== alpha ==
==> flow/design.v (excerpt) <==
module tpumac
 #(parameter BITS_AB=8,
   parameter BITS_C=16)
  (
   input clk, rst_n, WrEn, en,
   input signed [BITS_AB-1:0] Ain,
   input signed [BITS_AB-1:0] Bin,
   input signed [BITS_C-1:0] Cin,
   output reg signed [BITS_AB-1:0] Aout,
   output reg signed [BITS_AB-1:0] Bout,
   output reg signed [BITS_C-1:0] Cout
  );
For scale: roughly 410 cells after synthesis, ~32 flip-flops.
export LEC_CHECK = 0
export CAP_MARGIN = 20
export CORE_MARGIN = 2
export CORE_UTILIZATION = 72
export CTS_CLUSTER_DIAMETER = 43
export CTS_CLUSTER_SIZE = 25
export PLACE_DENSITY_LB_ADDON = 0.25
export SLEW_MARGIN = 20
create_clock -name core_clock -period 4.95 [get_ports {clk}]
run.sh (not shown) runs the stock make flow with config.mk's settings and CLKGATE_MAP_FILE=.
Flow for alpha halted at clock tree synthesis, error code DPL-0038.
Edits applied to the flow inputs when going from alpha to beta:
- PLACE_DENSITY_LB_ADDON now 0.26, was 0.25
- CORE_UTILIZATION now 70, was 72
[summary]
beta | ERROR | global routing. Number of standard-cell rows in the floorplan, alpha and beta: higher on beta. Comparing HPWL after detailed placement for alpha and beta, the bigger number came from alpha. Reported for alpha and beta, number of instances in the synthesized netlist turned out identical to the last digit. Pre-placement core utilization ends up lower on beta. beta against alpha: portion of netlist area occupied by mux cells neither gained nor lost much, post-place setup slack picked up an extra 160 ps, y dimension of the die picked up an extra about 1.3%, die area picked up an extra about 2.7%. Between alpha and beta, the difference in area after detailed placement is negligible.
Modified inputs, gamma compared to beta
- PLACE_DENSITY_LB_ADDON: 0.26 -> unset
- CTS_CLUSTER_SIZE: 25 -> unset
- CTS_CLUSTER_DIAMETER: 43 -> 27
- CORE_UTILIZATION: 70 -> 65
- the clock period (ns, I/O delays scaled along): 4.95 -> 5.2
--- outcome ---
gamma did not stop at any stage, and its layout met the timing, DRC and antenna checks. Floorplan row count delta for gamma relative to beta: about 3.6% higher. From beta to gamma the numbers moved as follows: pre-CTS setup slack up 180 ps; routability congestion estimate down 0.046. Between gamma and beta, it is gamma whose core utilization before placement is lower, by 4.9 points.
The inputs of delta differ from those of gamma as listed below.
- swapping 65 for 40 in CORE_UTILIZATION
- putting CTS_CLUSTER_SIZE at 99 where nothing was set
- swapping 27 for 394 in CTS_CLUSTER_DIAMETER
- putting SETUP_SLACK_MARGIN at -0.22 where nothing was set
Notes after the runs:
delta: all stages done; final checks FAILED (negative setup slack).
Summary of the comparison: cell area is higher in delta, relative to gamma.
Compared with gamma, delta has less setup slack.
delta: met2 layer usage reported by global route is 20 points lower than what gamma reported.
Against gamma, routed length on met1 in delta rose by a few percent.
delta vs gamma — non-clock buffer count rose about 2.7%.
Diff gamma -> delta | net total in the final layout | up slightly
Modified inputs, epsilon compared to delta
- PLACE_DENSITY_LB_ADDON: unset -> 0.09
- CTS_CLUSTER_SIZE: 99 -> unset
- SETUP_SLACK_MARGIN: -0.22 -> -0.24
- TNS_END_PERCENT: unset -> 5
- CTS_CLUSTER_DIAMETER: 394 -> unset
--- outcome ---
From the logs: epsilon reached the end of the flow and failed the layout checks with negative setup slack. The total vias in the final route was comparable across epsilon and delta. For total length of routed wires, delta and epsilon come out practically identical. Setup slack delta (epsilon − delta): unfavourable. Diff delta -> epsilon: cell area went down by 25 sq um.

The RTL this note starts from:
==> flow/design.v <==
module tpumac
 #(parameter BITS_AB=8,
   parameter BITS_C=16)
  (
   input clk, rst_n, WrEn, en,
   input signed [BITS_AB-1:0] Ain,
   input signed [BITS_AB-1:0] Bin,
   input signed [BITS_C-1:0] Cin,
   output reg signed [BITS_AB-1:0] Aout,
   output reg signed [BITS_AB-1:0] Bout,
   output reg signed [BITS_C-1:0] Cout
  );
  reg signed [BITS_C-1:0] Mult;
  reg [BITS_C-1:0] Adder, CMux;
  assign Mult = Ain * Bin;
  assign Adder = Mult + Cout;
  assign CMux = WrEn ? Cin : Adder;
  always@(posedge clk, negedge rst_n) begin
	if (!rst_n) begin
		Aout <= '0;
		Bout <= '0;
		Cout <= '0;
	end
	else if (en) begin
		Aout <= Ain;
		Bout <= Bin;
		Cout <= CMux;
	end
  end
endmodule
Settings: LEC_CHECK=0, CAP_MARGIN=20, CORE_MARGIN=2, CORE_UTILIZATION=72, CTS_CLUSTER_DIAMETER=27, CTS_CLUSTER_SIZE=25, PLACE_DENSITY_LB_ADDON=0.27, SLEW_MARGIN=20; clock period 5.2 ns.
The first run died in global routing (5_1_grt) on GRT-0116.
Then changed:
--- a/flow/config.mk
+++ b/flow/config.mk
@@ -10,4 +10,3 @@
-export CORE_UTILIZATION = 72
-export CTS_CLUSTER_DIAMETER = 27
-export CTS_CLUSTER_SIZE = 25
-export PLACE_DENSITY_LB_ADDON = 0.27
+export CORE_UTILIZATION = 40
+export PLACE_DENSITY = 0.95
+export SETUP_SLACK_MARGIN = -0.26
@@ -14,0 +14 @@
+export TNS_END_PERCENT = 10
=>
- With this change the flow produced a layout that fails on setup timing
- synthesized cell count does not change
- die size goes up by 75%
- synthesized area is unchanged
Then changed:
--- a/flow/config.mk
+++ b/flow/config.mk
@@ -10,3 +10,3 @@
-export CORE_UTILIZATION = 40
-export PLACE_DENSITY = 0.95
-export SETUP_SLACK_MARGIN = -0.26
+export CORE_UTILIZATION = 72
+export CTS_CLUSTER_DIAMETER = 27
+export PLACE_DENSITY_LB_ADDON = 0.27
@@ -14 +14 @@
-export TNS_END_PERCENT = 10
+export TNS_END_PERCENT = 5
After rerunning: With this change the flow stopped in global routing (5_1_grt) (GRT-0116); die area shrinks by about 43%; area after synthesis stays the same; synthesized cell count is unchanged.
Then changed:
--- a/flow/config.mk
+++ b/flow/config.mk
@@ -9,4 +9,3 @@
-export CORE_MARGIN = 2
-export CORE_UTILIZATION = 72
-export CTS_CLUSTER_DIAMETER = 27
-export PLACE_DENSITY_LB_ADDON = 0.27
+export CORE_MARGIN = 10
+export CORE_UTILIZATION = 40
+export PLACE_DENSITY_LB_ADDON = 0.12
@@ -14 +12,0 @@
-export TNS_END_PERCENT = 5
Outcome: The new run produced a clean layout; synthesized area stays the same; die size came out higher by well over a third; synthesized cell count stays the same.
Then changed:
--- a/flow/config.mk
+++ b/flow/config.mk
@@ -9 +9 @@
-export CORE_MARGIN = 10
+export CORE_MARGIN = 2
@@ -11 +11,3 @@
-export PLACE_DENSITY_LB_ADDON = 0.12
+export CTS_CLUSTER_DIAMETER = 388
+export CTS_CLUSTER_SIZE = 100
+export SETUP_SLACK_MARGIN = -0.22
Effect: Now the flow completed, yet does not pass: setup timing; flip-flop count does not change; non-clock buffer count is lower by 4.
